==> run a <==
==> flow/design.v <==
module pwmblink(
    input  logic clk,
    input  logic rst,
    output logic RGB_R,
    output logic RGB_B,
    output logic RGB_G
);
    parameter CLKMAX = 12000000;  
    logic [31:0] counter;
    logic [8:0] x;  
    logic [7:0] sharktooth;  
    logic [7:0] red;
    logic [7:0] green;
    logic [7:0] blue;
    always_ff @(posedge clk) begin
        if (rst) begin
            counter <= 0;
            x <= 0;
            sharktooth <= 0;
        end else begin
        if (counter >= CLKMAX/360) begin
            counter <= 0;
            if (x >= 359) begin
                x <= 0;
            end
            else begin
                x <= x + 1;
            end
            end
        else begin
            counter <= counter + 1;
        end
        sharktooth <= sharktooth + 1;
        end
    end
    always_comb begin
        if(x < 60) begin
            green = 255*x/60;
            blue = 0;
            red  = 255;
        end else if (x < 120) begin
            green = 255;
            blue = 0;
            red  = 255 - 255*(x-60)/60;
        end else if (x < 180) begin
            green = 255;
            blue = 255*(x-120)/60;
            red  = 0;
        end else if (x < 240) begin
            green = 255 - 255*(x-180)/60;
            blue = 255;
            red  = 0;
        end else if (x < 300) begin
            green = 0;
            blue = 255;
            red  = 255*(x-240)/60;
        end else begin
            green = 0;
            blue = 255 - 255*(x-300)/60;
            red  = 255;
        end
    end
    assign {RGB_R, RGB_G, RGB_B} = {sharktooth < red, sharktooth < green, sharktooth < blue};
endmodule
==> flow/run.sh <==
#!/bin/bash
# the make line also repeats each setting of config.mk as NAME=value (left out here)
make -C /OpenROAD-flow-scripts/flow DESIGN_CONFIG=/design/flow/config.mk WORK_HOME=/design/flow/orfs CLKGATE_MAP_FILE= finish
==> flow/config.mk <==
export PLATFORM = sky130hd
export DESIGN_NAME = pwmblink
export DESIGN_NICKNAME = pwmblink
export VERILOG_FILES = /design/flow/design.v
export SDC_FILE = /design/flow/constraint.sdc
export NUM_CORES = 4
export LEC_CHECK = 0
export CAP_MARGIN = 20
export CELL_PAD_IN_SITES_DETAIL_PLACEMENT = 0
export CORE_ASPECT_RATIO = 0.85
export CORE_MARGIN = 2
export CORE_UTILIZATION = 72
export CTS_CLUSTER_DIAMETER = 364
export CTS_CLUSTER_SIZE = 32
export GPL_TIMING_DRIVEN = 1
export MIN_ROUTING_LAYER = met1
export SETUP_SLACK_MARGIN = -0.12
export SLEW_MARGIN = 20
==> flow/constraint.sdc <==
create_clock -name core_clock -period 15.3 [get_ports {clk}]
set_input_delay 3.0600 -clock core_clock [delete_from_list [all_inputs] [get_ports {clk}]]
set_output_delay 3.0600 -clock core_clock [all_outputs]
set_load 0.01 [all_outputs]
==> run b: changes against run a <==
- ABC_AREA: not set -> 1
- CELL_PAD_IN_SITES_DETAIL_PLACEMENT: 0 -> not set
- CORE_ASPECT_RATIO: 0.85 -> not set
- CTS_CLUSTER_DIAMETER: 364 -> 382
- CTS_CLUSTER_SIZE: 32 -> 97
- GPL_TIMING_DRIVEN: 1 -> not set
- MIN_ROUTING_LAYER: met1 -> not set
- PLACE_DENSITY: not set -> 0.38
- SETUP_SLACK_MARGIN: -0.12 -> not set
==> flow/constraint.sdc (replaced) <==
create_clock -name core_clock -period 13.5 [get_ports {clk}]
set_input_delay 2.7000 -clock core_clock [delete_from_list [all_inputs] [get_ports {clk}]]
set_output_delay 2.7000 -clock core_clock [all_outputs]
set_load 0.01 [all_outputs]
==> run c: changes against run a <==
- CELL_PAD_IN_SITES_DETAIL_PLACEMENT: 0 -> not set
- CORE_ASPECT_RATIO: 0.85 -> not set
- CORE_UTILIZATION: 72 -> 40
- CTS_CLUSTER_DIAMETER: 364 -> 98
- CTS_CLUSTER_SIZE: 32 -> not set
- GPL_TIMING_DRIVEN: 1 -> not set
- MIN_ROUTING_LAYER: met1 -> met2
- SETUP_SLACK_MARGIN: -0.12 -> not set
==> flow/constraint.sdc (replaced) <==
create_clock -name core_clock -period 40.0 [get_ports {clk}]
set_input_delay 8.0000 -clock core_clock [delete_from_list [all_inputs] [get_ports {clk}]]
set_output_delay 8.0000 -clock core_clock [all_outputs]
set_load 0.01 [all_outputs]
==> results <==
quantity	run b	run c	run a
Outcome	failed layout checks	no timing/DRC/antenna violations	did not finish
Failing step	-	-	5_1_grt
Violated checks	negative setup slack	-	-
Power density cells	101 nW/µm²	30.1 nW/µm²	-
Die height	164 µm	219 µm	152 µm
Number of cells produced by synthesis	2593	2258	2258
Stage-log warning count	68	65	-
Insertion delay at the late pin of the worst-skew pair	310 ps	310 ps	-
Maxcap violations	0	0	-
Number of cells in the finished layout apart from fillers	3167	2846	-
Router iterations before antenna repair	22	30	-
Total count of max-transition violations in the final report	0	0	-
Leading power group	combinational logic	combinational logic	-
Total instance count after detailed placement	3135	2835	2943
Startpoint class of the critical path	register	register	-
Finished Core Util	87.9%	42.6%	-
Chip area in the Yosys report	18400 µm²	18400 µm²	18400 µm²
Final setup violation count	3	0	-
Hold Path Origin	sharktooth[0]	counter[15]	-
No activity file was given, so power comes from the tool's default toggle rates.
